Design BreakoutControl, start of the top module:
module BreakoutControl(clk_50, strt, rst, L, R, tick, color, pix_x, pix_y, ball_x, ball_y, pad_x, bricks, win, lose);
For scale: ~2000 cells after synthesis, about 240 flip-flops, ~74 I/O pins, about 0.017 mm2 of cells after synthesis.
export LEC_CHECK = 0
export CAP_MARGIN = 20
export CORE_MARGIN = 2
export CORE_UTILIZATION = 54
export SLEW_MARGIN = 20
create_clock -name core_clock -period 4.75 [get_ports {clk_50}]
run.sh (not shown) runs the stock make flow with config.mk's settings and CLKGATE_MAP_FILE=.
Then changed:
Settings changed: CORE_UTILIZATION 54 to 64.
Clock period 4.75 ns to 4.99 ns, I/O delays scaled along.
After rerunning: Flip-flop count is unchanged. Routed wire length drops by 2.7%. Worst setup slack improved by 0.21 ns. Global-route usage came out higher by 4.7 points. Clock skew rises by 0.0095 ns.
Then changed:
Settings changed: ABC_AREA from default to 0, CAP_MARGIN 20 to 30, CORE_UTILIZATION 64 to 40, SLEW_MARGIN 20 to 15, TNS_END_PERCENT from default to 5.
Clock period 4.99 ns to 10.0 ns, I/O delays scaled along.
Effect:
- die area rose by well over a third
- core utilization fell by 26 points
- wire length rose by a few percent
Then changed:
Settings changed: ABC_AREA 0 to default, CAP_MARGIN 30 to 20, CORE_UTILIZATION 40 to 59, SLEW_MARGIN 15 to 20, TNS_END_PERCENT 5 to default.
Clock period 10.0 ns to 5.02 ns, I/O delays scaled along.
=> The changed run completed with no timing, DRC or antenna violations; area after synthesis stays the same; worst setup slack loses 4.9 ns; clock power climbs by 87%; wire length drops by 4.1%; utilization climbs by 21 points; combinational power climbs by 100%; sequential cell count does not change.
Then changed:
Settings changed: ABC_AREA from default to 1, CORE_ASPECT_RATIO from default to 1.42, CORE_UTILIZATION 59 to 72, CTS_CLUSTER_DIAMETER from default to 366, CTS_CLUSTER_SIZE from default to 10, TNS_END_PERCENT from default to 5.
Clock period 5.02 ns to 2.64 ns, I/O delays scaled along.
After rerunning: This time the run completed, yet does not pass: setup timing; clock power came out higher by about 70%; count of clock-buffer cells in the layout is higher by 10; routed wire length rose by about 28%; non-clock buffer count climbs by 179; power rises by about 110%.
Then changed:
Settings changed: CORE_ASPECT_RATIO 1.42 to default, CTS_CLUSTER_DIAMETER 366 to 62, CTS_CLUSTER_SIZE 10 to 14, PLACE_DENSITY_LB_ADDON from default to 0.26, TNS_END_PERCENT 5 to default.
Result: The new run produced a layout that fails on setup timing; wire length rises by a few percent; final cell count came out higher slightly; cell area went up by a few percent.

---

== violet ==
BreakoutControl again, from the RTL that the note above started with.
// BreakoutControl
module BreakoutControl(clk_50, strt, rst, L, R, tick, color, pix_x, pix_y, ball_x, ball_y, pad_x, bricks, win, lose);
input clk_50;
input strt, rst, L, R;
input tick;
output [2:0] color;
output [8:0] pix_x;
output [7:0] pix_y;
output [9:0] ball_x;
output [9:0] ball_y;
output [9:0] pad_x;
output [15:0] bricks;
output win, lose;
parameter 
Start = 4'd0,
Play = 4'd1,
Win = 4'd2,
Lose = 4'd3,
block1x = 10'd1,
block1y = 10'd50,
block2x = 10'd41,
block2y = 10'd50,
block3x = 10'd81,
block3y = 10'd50,
block4x = 10'd121,
block4y = 10'd50,
block5x = 10'd161,
block5y = 10'd50,
block6x = 10'd201,
block6y = 10'd50,
block7x = 10'd241,
block7y = 10'd50,
block8x = 10'd281,
block8y = 10'd50,
block9x = 10'd1,
block9y = 10'd19,
block10x = 10'd41,
block10y = 10'd19,
block11x = 10'd81,
block11y = 10'd19,
block12x = 10'd121,
block12y = 10'd19,
block13x = 10'd161,
block13y = 10'd19,
block14x = 10'd201,
block14y = 10'd19,
block15x = 10'd241,
block15y = 10'd19,
block16x = 10'd281,
block16y = 10'd19;
wire [2:0] color;
reg [3:0] S,NS;
reg W, done, start_state, ph25; 
reg [9:0] x, y;
wire [9:0] ballx, bally, padx, pady;
wire [2:0] PadAng;
wire padcol, topbotcol, LRcol, topbotcol2, LRcol2, topbotcol3, LRcol3, topbotcol4, LRcol4, topbotcol5, LRcol5, topbotcol6, LRcol6, topbotcol7, LRcol7, topbotcol8, LRcol8, topbotcol9, LRcol9, topbotcol10, LRcol10, topbotcol11, LRcol11, topbotcol12, LRcol12, topbotcol13, LRcol13, topbotcol14, LRcol14, topbotcol15, LRcol15, topbotcol16, LRcol16, ceilingcol, walcol, Lo;
wire Hit1, Hit2, Hit3, Hit4, Hit5, Hit6, Hit7, Hit8, Hit9, Hit10, Hit11, Hit12, Hit13, Hit14, Hit15, Hit16;
wire clk60;
assign clk60 = tick;
Paddlemove pad(rst, clk_50, clk60, L, R, strt, ballx, bally, padx, pady, padcol, PadAng);
Block blk1(clk_50, clk60, rst, strt, ballx, bally, block1x, block1y, Hit1, topbotcol, LRcol);
Block blk2(clk_50, clk60, rst, strt, ballx, bally, block2x, block2y, Hit2, topbotcol2, LRcol2);
Block blk3(clk_50, clk60, rst, strt, ballx, bally, block3x, block3y, Hit3, topbotcol3, LRcol3);
Block blk4(clk_50, clk60, rst, strt, ballx, bally, block4x, block4y, Hit4, topbotcol4, LRcol4);
Block blk5(clk_50, clk60, rst, strt, ballx, bally, block5x, block5y, Hit5, topbotcol5, LRcol5);
Block blk6(clk_50, clk60, rst, strt, ballx, bally, block6x, block6y, Hit6, topbotcol6, LRcol6);
  ...
clock: 3.14 ns
lec_check: 0
abc_area: 1
cap_margin: 20
core_margin: 2
core_utilization: 72
cts_cluster_diameter: 91
cts_cluster_size: 25
place_density_lb_addon: 0.26
setup_slack_margin: 0.83
slew_margin: 20
tns_end_percent: 5
Complete run, failing final checks: violet, reason setup timing.
Setup changes, violet to yarrow
- PLACE_DENSITY_LB_ADDON: 0.26 -> unset
- ABC_AREA: 1 -> unset
- CORE_UTILIZATION: 72 -> 58
- CTS_CLUSTER_SIZE: 25 -> 41
- CTS_CLUSTER_DIAMETER: 91 -> unset
- SETUP_SLACK_MARGIN: 0.83 -> 1.86
- the clock period (ns, I/O delays scaled along): 3.14 -> 6.76
[summary]
yarrow falls short of violet in worst-case headroom to the max-slew limit.
Via count of yarrow falls short of that of violet by more than 10%.
Type of the tightest min-delay check: in -> async -> violet, reg -> reg -> yarrow
Cell area | yarrow vs violet | yarrow smaller
Every stage of the flow completed for yarrow, and the final layout passed the timing, design-rule and antenna checks.
The following lists how pepper was set up differently from yarrow:
- a deleted CTS_CLUSTER_SIZE that had been 41
- an added ABC_AREA of 1
- a change of CORE_UTILIZATION from 58 to 40
- a change of TNS_END_PERCENT from 5 to 30
- a deleted SETUP_SLACK_MARGIN that had been 1.86
- a change of the clock period (ns, I/O delays scaled along) from 6.76 to 4.69
==> results <==
pepper finished every step from synthesis to the final layout, and the layout passed the timing, design-rule and antenna checks.
pepper vs yarrow — die area climbed by more than half
[compare] base=yarrow new=pepper: clock insertion delay at the later pin of the skew report went up by 0.03 ns; final setup slack of the worst path went down by 1.17 ns; buffer levels on the longest clock path was more or less identical; fraction of the yosys area taken by sequential cells went down by 2.0 points.
For pepper, the startpoint of the most critical setup path was ball.ballx[1], unlike yarrow, where it was ball.ballx[2].
Against yarrow, pepper reports a share of power burned in the clock network that is higher.
Going from yarrow to pepper, maximum cell stage delay along the critical path grows by 0.14 ns.
yarrow consumes less power than pepper.
Simple-gate portion of the synthesized area was higher in pepper than in yarrow.
| cell area after layout | pepper vs yarrow | worse |
diff inputs: pepper => xenon
- TNS_END_PERCENT: 30 -> 5
- SLEW_MARGIN: 20 -> 25
- CAP_MARGIN: 20 -> 30
- the clock period (ns, I/O delays scaled along): 4.69 -> 6.76
--- outcome ---
| sum of net half-perimeters after detailed placement | higher: pepper |. Via count essentially unchanged between xenon and pepper. On xenon: total wirelength of the detailed-routed design is about 2.8% lower than what pepper gave. Diff xenon and pepper: met1 usage in global routing higher in pepper. Going from pepper to xenon, endpoint required time on the critical path grows by 0.23 ns. Portion of the layout cell area used by clock cells | xenon above pepper.
Modified inputs, amber compared to xenon
- TNS_END_PERCENT no longer set, was 5
- SLEW_MARGIN now 20, was 25
- ABC_AREA no longer set, was 1
- CTS_CLUSTER_SIZE now 25, previously not set
- CAP_MARGIN now 20, was 30
- CORE_UTILIZATION now 70, was 40
- the clock period (ns, I/O delays scaled along) now 3.81, was 6.76
Results
Overall global routing resource usage delta for amber relative to xenon: 17 points higher. Summary of amber over xenon: portion of the clock cycle consumed by the worst path in the final layout higher; utilization has increased. Between xenon and amber, share of final layout cell area taken by clock buffers and inverters is lower for amber, xenon comes in above that. NOTE total power xenon->amber increased by more than half. Count of non-CTS inverters in the layout: amber lower than xenon. Mean routed wirelength per cell: higher on amber. On amber: growth of design area from synthesis to finish is 2.2 points higher than what xenon gave. When the final numbers for xenon and amber were put side by side, the count of cell types in the netlist turned out to be greater in amber. Comparing amber against xenon, there is no change at all in sequential cell count of the final layout.
No activity file was given, so power comes from the tool's default toggle rates.
